==> flow/design.v <==
module ALU (a,b,ctrl,res,R15,res_we,R15_we);
	input signed [15:0] a,b;
	input [3:0] ctrl;
	output reg signed [15:0] res;
	output reg signed [15:0] R15;
	output reg res_we, R15_we;
	always@(*)begin
		res = 16'sd0;
		R15 = 16'sd0;
		res_we = 1'b1;
		R15_we = 1'b0;
		case(ctrl)
			3'b000: begin
						res = a + b;
					end
			3'b001: begin
						res = a - b;
					end
			3'b010: begin
						{R15,res} = a * b;
						R15_we = 1'b1;
					end
			3'b011: begin
						R15_we = 1'b1;
						if (b == 16'sd0) begin
							res = -16'sd1;
							R15 = a;
						end
						else begin
							res = a / b;
							R15 = a % b;
						end
					end
			3'b100: begin
						res = a & b;
					end
			3'b101: begin
						res = a | b;
					end
			default: begin
						res_we = 1'b0;
					end
		endcase
	end
endmodule
module alu16(clk, rst, a, b, ctrl, res, R15);
	input clk, rst;
	input [15:0] a, b;
	input [3:0] ctrl;
	output reg [15:0] res;
	output reg [15:0] R15;
	wire [15:0] alu_res, alu_R15;
	wire res_we, R15_we;
	ALU u_alu(.a(a), .b(b), .ctrl(ctrl), .res(alu_res), .R15(alu_R15), .res_we(res_we), .R15_we(R15_we));
	always @(posedge clk, negedge rst) begin
		if (~rst) begin
			res <= 16'h0000;
			R15 <= 16'h0000;
		end
		else begin
			if (res_we)
				res <= alu_res;
			if (R15_we)
				R15 <= alu_R15;
		end
	end
endmodule
Settings: LEC_CHECK=0, CAP_MARGIN=15, CELL_PAD_IN_SITES_GLOBAL_PLACEMENT=3, CORE_MARGIN=2, CORE_UTILIZATION=40, CTS_CLUSTER_DIAMETER=334, CTS_CLUSTER_SIZE=64, GPL_ROUTABILITY_DRIVEN=1, GPL_TIMING_DRIVEN=0, HOLD_SLACK_MARGIN=0.14, MAX_ROUTING_LAYER=met5, MIN_ROUTING_LAYER=met1, SETUP_SLACK_MARGIN=0.35, SLEW_MARGIN=20; clock period 40.0 ns.
run.sh (not shown) runs the stock make flow with config.mk's settings and CLKGATE_MAP_FILE=.
Change:
Settings changed: CAP_MARGIN 15 to 20, CELL_PAD_IN_SITES_GLOBAL_PLACEMENT 3 to default, CORE_UTILIZATION 40 to 68, CTS_CLUSTER_DIAMETER 334 to 28, CTS_CLUSTER_SIZE 64 to default, GPL_ROUTABILITY_DRIVEN 1 to default, GPL_TIMING_DRIVEN 0 to default, HOLD_SLACK_MARGIN 0.14 to default, MAX_ROUTING_LAYER met5 to met4, MIN_ROUTING_LAYER met1 to default, SETUP_SLACK_MARGIN 0.35 to 5.0.
The changed run ended with an error in global routing (GRT-0232); synthesized area stays the same; synthesized cell count does not change; die area shrinks by well over a third.
Change:
Settings changed: ABC_AREA from default to 0, CORE_MARGIN 2 to 9, CORE_UTILIZATION 68 to 34, CTS_CLUSTER_DIAMETER 28 to 304, CTS_CLUSTER_SIZE from default to 93, MAX_ROUTING_LAYER met4 to default, PLACE_DENSITY from default to 0.91, SETUP_SLACK_MARGIN 5.0 to default, TNS_END_PERCENT from default to 15.
After rerunning: The new run ran to the end with no violations. Die area goes up by 120%. Area after synthesis stays the same. Synthesized cell count is unchanged.
Change:
Settings changed: ABC_AREA 0 to default, CORE_MARGIN 9 to 2, CORE_UTILIZATION 34 to 57, CTS_CLUSTER_DIAMETER 304 to default, CTS_CLUSTER_SIZE 93 to default, GPL_TIMING_DRIVEN from default to 0, PLACE_DENSITY 0.91 to default, SETUP_SLACK_MARGIN from default to 1.0, TNS_END_PERCENT 15 to default.
The new run went through all stages and came out clean. Via count grows by 2.8%. Combinational power rose by about 2%. Die size decreases by 46%. Synthesized area is unchanged. Critical path depth went up by 9. Setup slack improves by 0.46 ns.
Change:
Settings changed: CORE_UTILIZATION 57 to 40, GPL_TIMING_DRIVEN 0 to default.
After rerunning:
- The new run passed the timing, design-rule and antenna checks
- utilization drops by 22 points
- final area drops by 1.5%
- wire length climbs by 5.4%
- die size climbs by 42%
- register-to-register slack hardly moves
- critical path depth drops by 15
Change:
Settings changed: CORE_UTILIZATION 40 to 65, CTS_CLUSTER_DIAMETER from default to 24, SETUP_SLACK_MARGIN 1.0 to 5.0, TNS_END_PERCENT from default to 5.
Effect: The new run finished clean. Clock-buffer cell count is higher by 2. First-iteration DRC count is higher by 29%. Final cell count is lower by about 5%. Sequential cell count stays the same. Non-clock buffer count is higher by 97. Synthesized area stays the same. Global-route usage is higher by 20 points. Synthesized cell count stays the same. Power is higher by 7.3%. Via count is higher by about 9%. Wire length is higher by about 1.4%.

========
RTL: the design.v shown in full above, as it stands there.
clock: 12.5 ns
lec_check: 0
cap_margin: 20
cell_pad_in_sites_detail_placement: 0
cell_pad_in_sites_global_placement: 1
core_margin: 3
core_utilization: 48
cts_cluster_diameter: 359
gpl_routability_driven: 0
max_routing_layer: met4
min_routing_layer: met1
place_density: 0.76
setup_slack_margin: 0.3
slew_margin: 20
tns_end_percent: 50
The first run reached the layout checks and failed them: setup timing.
Edit:
- CELL_PAD_IN_SITES_DETAIL_PLACEMENT: 0 -> 2
- CORE_MARGIN: 3 -> 5
- CORE_UTILIZATION: 48 -> 31
- CTS_CLUSTER_SIZE: not set -> 78
- HOLD_SLACK_MARGIN: not set -> 0.05
- SETUP_SLACK_MARGIN: 0.3 -> 5.0
- SLEW_MARGIN: 20 -> 15
- clock period: 12.5 -> 25.8 ns (I/O delays scaled with it)
Outcome: The new run never finished: it broke off in global routing (5_1_grt). Die area grows by well over a third. Area after synthesis is unchanged. Synthesized cell count is unchanged.

========
Setup of main:
Starts from the design.v that is shown in full above.
==> flow/config.mk <==
export PLATFORM = sky130hd
export DESIGN_NAME = alu16
export DESIGN_NICKNAME = alu16
export VERILOG_FILES = /design/flow/design.v
export SDC_FILE = /design/flow/constraint.sdc
export NUM_CORES = 4
export LEC_CHECK = 0
export ABC_AREA = 1
export CAP_MARGIN = 20
export CORE_MARGIN = 2
export CORE_UTILIZATION = 72
export CTS_CLUSTER_DIAMETER = 371
export CTS_CLUSTER_SIZE = 97
export HOLD_SLACK_MARGIN = -0.09
export SETUP_SLACK_MARGIN = 1.0
export SLEW_MARGIN = 20
==> flow/constraint.sdc <==
create_clock -name core_clock -period 20.8 [get_ports {clk}]
set_input_delay 4.1600 -clock core_clock [delete_from_list [all_inputs] [get_ports {clk}]]
set_output_delay 4.1600 -clock core_clock [all_outputs]
set_load 0.01 [all_outputs]
main never completed, since it errored out during detailed placement.
For the feature branch, these inputs were changed with respect to main:
# main
export LEC_CHECK = 0
export ABC_AREA = 1
export CAP_MARGIN = 20
export CORE_MARGIN = 2
export CORE_UTILIZATION = 72
export CTS_CLUSTER_DIAMETER = 371
export CTS_CLUSTER_SIZE = 97
export HOLD_SLACK_MARGIN = -0.09
export SETUP_SLACK_MARGIN = 1.0
export SLEW_MARGIN = 20
create_clock -name core_clock -period 20.8 [get_ports {clk}]
# the feature branch
export LEC_CHECK = 0
export ABC_AREA = 1
export CAP_MARGIN = 20
export CORE_ASPECT_RATIO = 1.47
export CORE_MARGIN = 2
export CORE_UTILIZATION = 72
export CTS_CLUSTER_DIAMETER = 371
export CTS_CLUSTER_SIZE = 97
export HOLD_SLACK_MARGIN = -0.09
export PLACE_DENSITY = 0.86
export SETUP_SLACK_MARGIN = 1.0
export SLEW_MARGIN = 20
export TNS_END_PERCENT = 5
create_clock -name core_clock -period 18.8 [get_ports {clk}]
==> results <==
The feature branch: it failed with a tool error in clock tree synthesis, so there are no final results.
In the feature branch the core area turned out 0.55% higher than in main.
Taking main as the reference, in the feature branch sequential cell area fraction in the yosys report did not really move, starting utilization of the core area went down, total die size did not really move.
Power is estimated from default activity; no workload was simulated.
